// PPU
module PPU (
    input clk,
    input rst,
    input i_en,
    input [32-1:0] data_in,
    input [11:0] scaling_factor,
    output logic[6:0] data_out,
    output logic valid,
    output logic [31:0] data_in_out
);
logic [32 - 1:0] relu_out;
logic [32:0] data_shift;
logic [7:0] data_quant;
logic [8:0] data_temp;
always @(*) begin
    relu_out = (data_in[32 - 1])? 32'd0 : data_in;
    /*verilator lint_off WIDTHEXPAND*/
    /*verilator lint_off WIDTHTRUNC*/
    data_shift = ({relu_out, 1'b0} / scaling_factor);
    /*verilator lint_on WIDTHTRUNC*/
    /*verilator lint_on WIDTHEXPAND*/
    data_temp = (data_shift > 127)? 254 : data_shift[8:0] + {8'b0, data_shift[0]};
end
always @(posedge clk) begin
    if(rst) begin
        valid <= 1'd0;
        data_out <= 7'd0;
        data_in_out <= 32'd0;
    end
    else begin
        valid <= i_en;
        data_out <= (i_en)? data_temp[7:1] : 7'd0;
        data_in_out <= data_in;
    end
end
endmodule
Size: ~4500 cells after synthesis, roughly 40 flip-flops, ~0.028 sq mm of cells after synthesis.
make LEC_CHECK=0 ABC_AREA=1 CAP_MARGIN=20 CORE_MARGIN=2 CORE_UTILIZATION=62 CTS_CLUSTER_DIAMETER=168 CTS_CLUSTER_SIZE=99 SLEW_MARGIN=20 TNS_END_PERCENT=10 finish   # period 59.1 ns
run.sh (not shown) runs the stock make flow with config.mk's settings and CLKGATE_MAP_FILE=.
The first run failed in 4_1_cts on DPL-0033.
Edit:
- ABC_AREA: 1 -> not set
- CORE_UTILIZATION: 62 -> 40
- CTS_CLUSTER_DIAMETER: 168 -> not set
- CTS_CLUSTER_SIZE: 99 -> not set
- TNS_END_PERCENT: 10 -> not set
- clock period: 59.1 -> 115.0 ns (I/O delays scaled with it)
Now the flow went through all stages and came out clean.
Synthesized cell count went down by 25%.
Synthesized area went down by 15%.
Die area is higher by 31%.
Edit:
- CORE_UTILIZATION: 40 -> 69
What happened: Setup slack loses 2100 ps; sequential share of layout area stays flat; hold slack loses 15 ps; non-clock buffer count goes down by 32; via count goes up by 8.0%; routed wire length goes up by 4.2%; final cell count goes down by 8.1%; sequential cell count is unchanged.

build 3:
Starting RTL as in the previous note.
Settings: LEC_CHECK=0, ABC_AREA=0, CAP_MARGIN=0, CORE_ASPECT_RATIO=1.05, CORE_MARGIN=2, CORE_UTILIZATION=65, GPL_ROUTABILITY_DRIVEN=1, MAX_ROUTING_LAYER=met4, MIN_ROUTING_LAYER=met1, SLEW_MARGIN=40; clock period 147.0 ns.
Build 3 was carried through to the last stage, and its layout satisfied the timing, design-rule and antenna checks.
Modified inputs, build 53 compared to build 3
# build 3
export LEC_CHECK = 0
export ABC_AREA = 0
export CAP_MARGIN = 0
export CORE_ASPECT_RATIO = 1.05
export CORE_MARGIN = 2
export CORE_UTILIZATION = 65
export GPL_ROUTABILITY_DRIVEN = 1
export MAX_ROUTING_LAYER = met4
export MIN_ROUTING_LAYER = met1
export SLEW_MARGIN = 40
create_clock -name core_clock -period 147.0 [get_ports {clk}]
# build 53
export LEC_CHECK = 0
export CAP_MARGIN = 20
export CORE_MARGIN = 2
export CORE_UTILIZATION = 65
export HOLD_SLACK_MARGIN = -0.1
export MAX_ROUTING_LAYER = met4
export SLEW_MARGIN = 20
export TNS_END_PERCENT = 5
create_clock -name core_clock -period 98.5 [get_ports {clk}]
### Flow results
Build 3 reached the final stage; the timing, design-rule and antenna checks on its layout passed.
Seen in the log of build 53: GRT-0232 during global routing (5_1_grt), after which the run never completed.
Build 3 -> build 53: share of synthesized area occupied by flip-flops and latches delta 0, exact match
Taking build 3 as the reference, in build 53 total placed cells including tap cells grew by 347, row count -1.
For the effective utilization at floorplan, build 53 came in 0.68 points lower than build 3 did.
NOTE: number of setup buffers added after CTS in build 53 exceeds that of build 3
Between build 53 and build 3, the chip area figures differ only marginally.
Build 53 against build 3; core region area is up slightly.
Build 53 gives more HPWL after detailed placement than build 3 did.
The following lists how build 12 was set up differently from build 53:
# build 53
export LEC_CHECK = 0
export CAP_MARGIN = 20
export CORE_MARGIN = 2
export CORE_UTILIZATION = 65
export HOLD_SLACK_MARGIN = -0.1
export MAX_ROUTING_LAYER = met4
export SLEW_MARGIN = 20
export TNS_END_PERCENT = 5
create_clock -name core_clock -period 98.5 [get_ports {clk}]
# build 12
export LEC_CHECK = 0
export CAP_MARGIN = 20
export CORE_MARGIN = 2
export CORE_UTILIZATION = 58
export SLEW_MARGIN = 20
create_clock -name core_clock -period 100.0 [get_ports {clk}]
### Flow results
Nothing crashed in build 12 and all stages finished; the problem is that the final layout failed, the offending checks being setup timing. Row count sits higher in build 12 than in build 53. Diff build 53 -> build 12: area after synthesis neither gained nor lost much, number of instances resized during post-cts repair picked up an extra 26, number of placed instances, taps included neither gained nor lost much. In build 12 relative to build 53, number of buffers inserted by post-CTS setup repair had gone up by more than half. [build 12 vs build 53] post-detailed-placement half-perimeter wirelength: higher in build 12. Taking build 53 as the reference, in build 12 die height higher; overall die area increased 12%; effective utilization at floorplan went down 7.1 points.
